==> v5: inputs <==
==> flow/design.v (excerpt) <==
module PIPELINE(input clk,
                input rst,
                input btn,
                input on,
                output [31:0] imem_addr,
                input  [31:0] imem_data,
                output [31:0] dmem_addr,
                output [31:0] dmem_wdata,
                output        dmem_we,
                output        dmem_re,
                input  [31:0] dmem_rdata,
                output        wb_we,
                output [4:0]  wb_reg,
                output [31:0] wb_data);
clock: 9.33 ns
lec_check: 0
cap_margin: 20
cell_pad_in_sites_detail_placement: 1
cell_pad_in_sites_global_placement: 1
core_margin: 2
core_utilization: 49
gpl_routability_driven: 1
gpl_timing_driven: 0
hold_slack_margin: 0.15
max_routing_layer: met4
min_routing_layer: met1
place_density: 0.38
setup_slack_margin: -0.91
slew_margin: 30
run.sh (not shown) runs the stock make flow with config.mk's settings and CLKGATE_MAP_FILE=.
==> inputs of v37, as changes to v5 <==
- CELL_PAD_IN_SITES_DETAIL_PLACEMENT: 1 -> unset
- CELL_PAD_IN_SITES_GLOBAL_PLACEMENT: 1 -> unset
- CORE_UTILIZATION: 49 -> 72
- CTS_CLUSTER_SIZE: unset -> 23
- GPL_ROUTABILITY_DRIVEN: 1 -> unset
- GPL_TIMING_DRIVEN: 0 -> unset
- HOLD_SLACK_MARGIN: 0.15 -> unset
- MAX_ROUTING_LAYER: met4 -> unset
- MIN_ROUTING_LAYER: met1 -> unset
- PLACE_DENSITY: 0.38 -> unset
- PLACE_DENSITY_LB_ADDON: unset -> 0.0
- SETUP_SLACK_MARGIN: -0.91 -> 1.28
- SLEW_MARGIN: 30 -> 20
==> flow/constraint.sdc (replaced) <==
create_clock -name core_clock -period 4.74 [get_ports {clk}]
set_input_delay 0.9480 -clock core_clock [delete_from_list [all_inputs] [get_ports {clk}]]
set_output_delay 0.9480 -clock core_clock [all_outputs]
set_load 0.01 [all_outputs]
==> inputs of v12, as changes to v5 <==
- ABC_AREA: unset -> 1
- CELL_PAD_IN_SITES_DETAIL_PLACEMENT: 1 -> unset
- CELL_PAD_IN_SITES_GLOBAL_PLACEMENT: 1 -> unset
- CORE_UTILIZATION: 49 -> 40
- GPL_ROUTABILITY_DRIVEN: 1 -> 0
- HOLD_SLACK_MARGIN: 0.15 -> unset
- MAX_ROUTING_LAYER: met4 -> unset
- MIN_ROUTING_LAYER: met1 -> met2
- PLACE_DENSITY: 0.38 -> unset
- SETUP_SLACK_MARGIN: -0.91 -> unset
- SLEW_MARGIN: 30 -> 35
==> flow/constraint.sdc (replaced) <==
create_clock -name core_clock -period 6.5 [get_ports {clk}]
set_input_delay 1.3000 -clock core_clock [delete_from_list [all_inputs] [get_ports {clk}]]
set_output_delay 1.3000 -clock core_clock [all_outputs]
set_load 0.01 [all_outputs]
==> inputs of v18, as changes to v5 <==
- ABC_AREA: unset -> 1
- CELL_PAD_IN_SITES_DETAIL_PLACEMENT: 1 -> unset
- CELL_PAD_IN_SITES_GLOBAL_PLACEMENT: 1 -> unset
- CORE_UTILIZATION: 49 -> 57
- CTS_CLUSTER_SIZE: unset -> 94
- GPL_ROUTABILITY_DRIVEN: 1 -> unset
- GPL_TIMING_DRIVEN: 0 -> unset
- HOLD_SLACK_MARGIN: 0.15 -> unset
- MAX_ROUTING_LAYER: met4 -> unset
- MIN_ROUTING_LAYER: met1 -> unset
- PLACE_DENSITY: 0.38 -> unset
- SETUP_SLACK_MARGIN: -0.91 -> unset
- SLEW_MARGIN: 30 -> 20
==> flow/constraint.sdc (replaced) <==
create_clock -name core_clock -period 3.47 [get_ports {clk}]
set_input_delay 0.6940 -clock core_clock [delete_from_list [all_inputs] [get_ports {clk}]]
set_output_delay 0.6940 -clock core_clock [all_outputs]
set_load 0.01 [all_outputs]
==> qor summary <==
item	v5	v37	v18	v12
Run status	no timing/DRC/antenna violations	stopped before the end	failed layout checks	stopped before the end
Last stage reached	-	5_1_grt	-	5_1_grt
Layout check failures	-	-	negative setup slack	-
Levels on crit path	23	-	26	-
Achievable Freq	117 MHz	-	246 MHz	-
PnR worst setup slack	0.792 ns	-	-0.601 ns	-
Reg power frac	0.438	-	0.404	-
Gate power share	0.170	-	0.239	-
Pwr Density	197 nW/um2	-	520 nW/um2	-
Total of buffers placed on input and output ports	202	203	203	202
Num CTS Buffers	159	143	153	159
Fraction of synthesized cell area in xor and xnor cells	0.0133	0.0133	0.00819	0.00819
Ant diodes	10	-	7	-
Maximum fanout count along the critical path	10	-	8	-
Final Power	0.0163 W	-	0.0474 W	-
Number of DRC markers in iteration 0	6199	-	11700	-
Seq pwr	0.00715 W	-	0.0192 W	-
Combinational power	0.00277 W	-	0.0114 W	-
Initial core utilization	0.494	0.724	0.572	0.403
Switching Fraction	0.291	-	0.308	-
Startpoint of the lowest-slack hold path	EXECUTE.ex_mem.m_ctlout[0]	-	MEMORY.mem_wb.mem_ALU_result[15]	-
Final Instance Count excl. Fillers	8053	-	11000	-
Critical Setup Path Class	register to register	-	register to register	-
Most instantiated library cell after synthesis	edfxtp_1	edfxtp_1	o21ai_0	o21ai_0
Post-detailed-routing wire length	284 mm	-	302 mm	-
Synth Area per Inst	12.8 um2	12.8 um2	8.64 um2	8.64 um2

---

==> inputs of build 2 <==
Starting RTL as in the previous note.
Settings: LEC_CHECK=0, CAP_MARGIN=20, CORE_MARGIN=2, CORE_UTILIZATION=72, CTS_CLUSTER_DIAMETER=376, PLACE_DENSITY_LB_ADDON=0.06, SETUP_SLACK_MARGIN=-0.18, SLEW_MARGIN=20; clock period 1.9 ns.
==> inputs of build 60, as changes to build 2 <==
--- a/flow/config.mk
+++ b/flow/config.mk
@@ -7,8 +7,5 @@
 export LEC_CHECK = 0
 export CAP_MARGIN = 20
 export CORE_MARGIN = 2
-export CORE_UTILIZATION = 72
-export CTS_CLUSTER_DIAMETER = 376
-export PLACE_DENSITY_LB_ADDON = 0.06
-export SETUP_SLACK_MARGIN = -0.18
+export CORE_UTILIZATION = 40
 export SLEW_MARGIN = 20
==> flow/constraint.sdc (replaced) <==
create_clock -name core_clock -period 6.25 [get_ports {clk}]
set_input_delay 1.2500 -clock core_clock [delete_from_list [all_inputs] [get_ports {clk}]]
set_output_delay 1.2500 -clock core_clock [all_outputs]
set_load 0.01 [all_outputs]
==> inputs of build 11, as changes to build 2 <==
==> flow/config.mk (replaced) <==
export PLATFORM = sky130hd
export DESIGN_NAME = PIPELINE
export DESIGN_NICKNAME = PIPELINE
export VERILOG_FILES = /design/flow/design.v
export SDC_FILE = /design/flow/constraint.sdc
export NUM_CORES = 4
export LEC_CHECK = 0
export CAP_MARGIN = 20
export CELL_PAD_IN_SITES_GLOBAL_PLACEMENT = 1
export CORE_MARGIN = 2
export CORE_UTILIZATION = 36
export CTS_CLUSTER_SIZE = 27
export MAX_ROUTING_LAYER = met4
export PLACE_DENSITY = 0.49
export SETUP_SLACK_MARGIN = 0.42
export SLEW_MARGIN = 20
==> flow/constraint.sdc (replaced) <==
create_clock -name core_clock -period 3.9 [get_ports {clk}]
set_input_delay 0.7800 -clock core_clock [delete_from_list [all_inputs] [get_ports {clk}]]
set_output_delay 0.7800 -clock core_clock [all_outputs]
set_load 0.01 [all_outputs]
==> inputs of trial 61, as changes to build 2 <==
==> flow/config.mk (replaced) <==
export PLATFORM = sky130hd
export DESIGN_NAME = PIPELINE
export DESIGN_NICKNAME = PIPELINE
export VERILOG_FILES = /design/flow/design.v
export SDC_FILE = /design/flow/constraint.sdc
export NUM_CORES = 4
export LEC_CHECK = 0
export ABC_AREA = 0
export CAP_MARGIN = 20
export CELL_PAD_IN_SITES_DETAIL_PLACEMENT = 0
export CORE_MARGIN = 2
export CORE_UTILIZATION = 72
export CTS_CLUSTER_SIZE = 41
export MAX_ROUTING_LAYER = met4
export PLACE_DENSITY_LB_ADDON = 0.01
export SETUP_SLACK_MARGIN = -0.14
export SLEW_MARGIN = 25
export TNS_END_PERCENT = 80
==> flow/constraint.sdc (replaced) <==
create_clock -name core_clock -period 4.6 [get_ports {clk}]
set_input_delay 0.9200 -clock core_clock [delete_from_list [all_inputs] [get_ports {clk}]]
set_output_delay 0.9200 -clock core_clock [all_outputs]
set_load 0.01 [all_outputs]
==> qor summary <==
Post-layout util: build 60 0.4642; trial 61 -; build 2 -; build 11 0.4583
Share of the clock period used by the worst path after layout: build 60 0.9461; trial 61 -; build 2 -; build 11 1.382
Seq/total area: build 60 0.4738; trial 61 -; build 2 -; build 11 0.4301
Internal power: build 60 17.17 mW; trial 61 -; build 2 -; build 11 29.41 mW
Beginning of the critical path: build 60 MEMORY.mem_wb.mem_Write_reg[4]; trial 61 -; build 2 -; build 11 MEMORY.mem_wb.mem_Write_reg[4]
Final cell area excluding filler cells: build 60 0.08184 mm²; trial 61 -; build 2 -; build 11 0.09020 mm²
Seq power: build 60 10.7 mW; trial 61 -; build 2 -; build 11 17.2 mW
Setup violation total in the final timing report: build 60 0; trial 61 -; build 2 -; build 11 28
1st-pass router iterations: build 60 6; trial 61 -; build 2 -; build 11 5
Result of the run: build 60 no timing/DRC/antenna violations; trial 61 did not finish; build 2 did not finish; build 11 complete, but fails checks
Stage where the flow stopped: build 60 -; trial 61 global routing (5_1_grt); build 2 clock tree synthesis (4_1_cts); build 11 -
Reasons for failing layout checks: build 60 -; trial 61 -; build 2 -; build 11 negative setup slack
DR DRC count: build 60 0; trial 61 -; build 2 -; build 11 0
Largest fanout of any net on the critical path: build 60 48; trial 61 -; build 2 -; build 11 23
Dominant class by area: build 60 flip-flops and latches; trial 61 -; build 2 -; build 11 flip-flops and latches
Comb power: build 60 3.69 mW; trial 61 -; build 2 -; build 11 8.03 mW
Number of multi-input combinational cells in the layout: build 60 3542; trial 61 -; build 2 -; build 11 3542
Total of clock buffers placed in the layout: build 60 211; trial 61 -; build 2 -; build 11 227
Flop pwr share: build 60 0.454; trial 61 -; build 2 -; build 11 0.419
Area post-placement: build 60 0.07671 mm²; trial 61 0.07859 mm²; build 2 0.08417 mm²; build 11 0.08262 mm²
Final RePlAce weighted congestion: build 60 0.8934; trial 61 1.015; build 2 1.003; build 11 0.9069
Worst r2r path cells: build 60 21; trial 61 -; build 2 -; build 11 21
Sum of routed wire segments on met1: build 60 95520 µm; trial 61 -; build 2 -; build 11 122900 µm
Antenna Nets Post-Route: build 60 0; trial 61 -; build 2 -; build 11 0
Clock slew seen by the registers of the worst setup and hold paths: build 60 0.06 ns; trial 61 -; build 2 -; build 11 0.06 ns
Critical Path End: build 60 EXECUTE.ex_mem.zero; trial 61 -; build 2 -; build 11 EXECUTE.ex_mem.zero
Highest routing layer actually used: build 60 met5; trial 61 -; build 2 -; build 11 met4
No activity file was given, so power comes from the tool's default toggle rates.
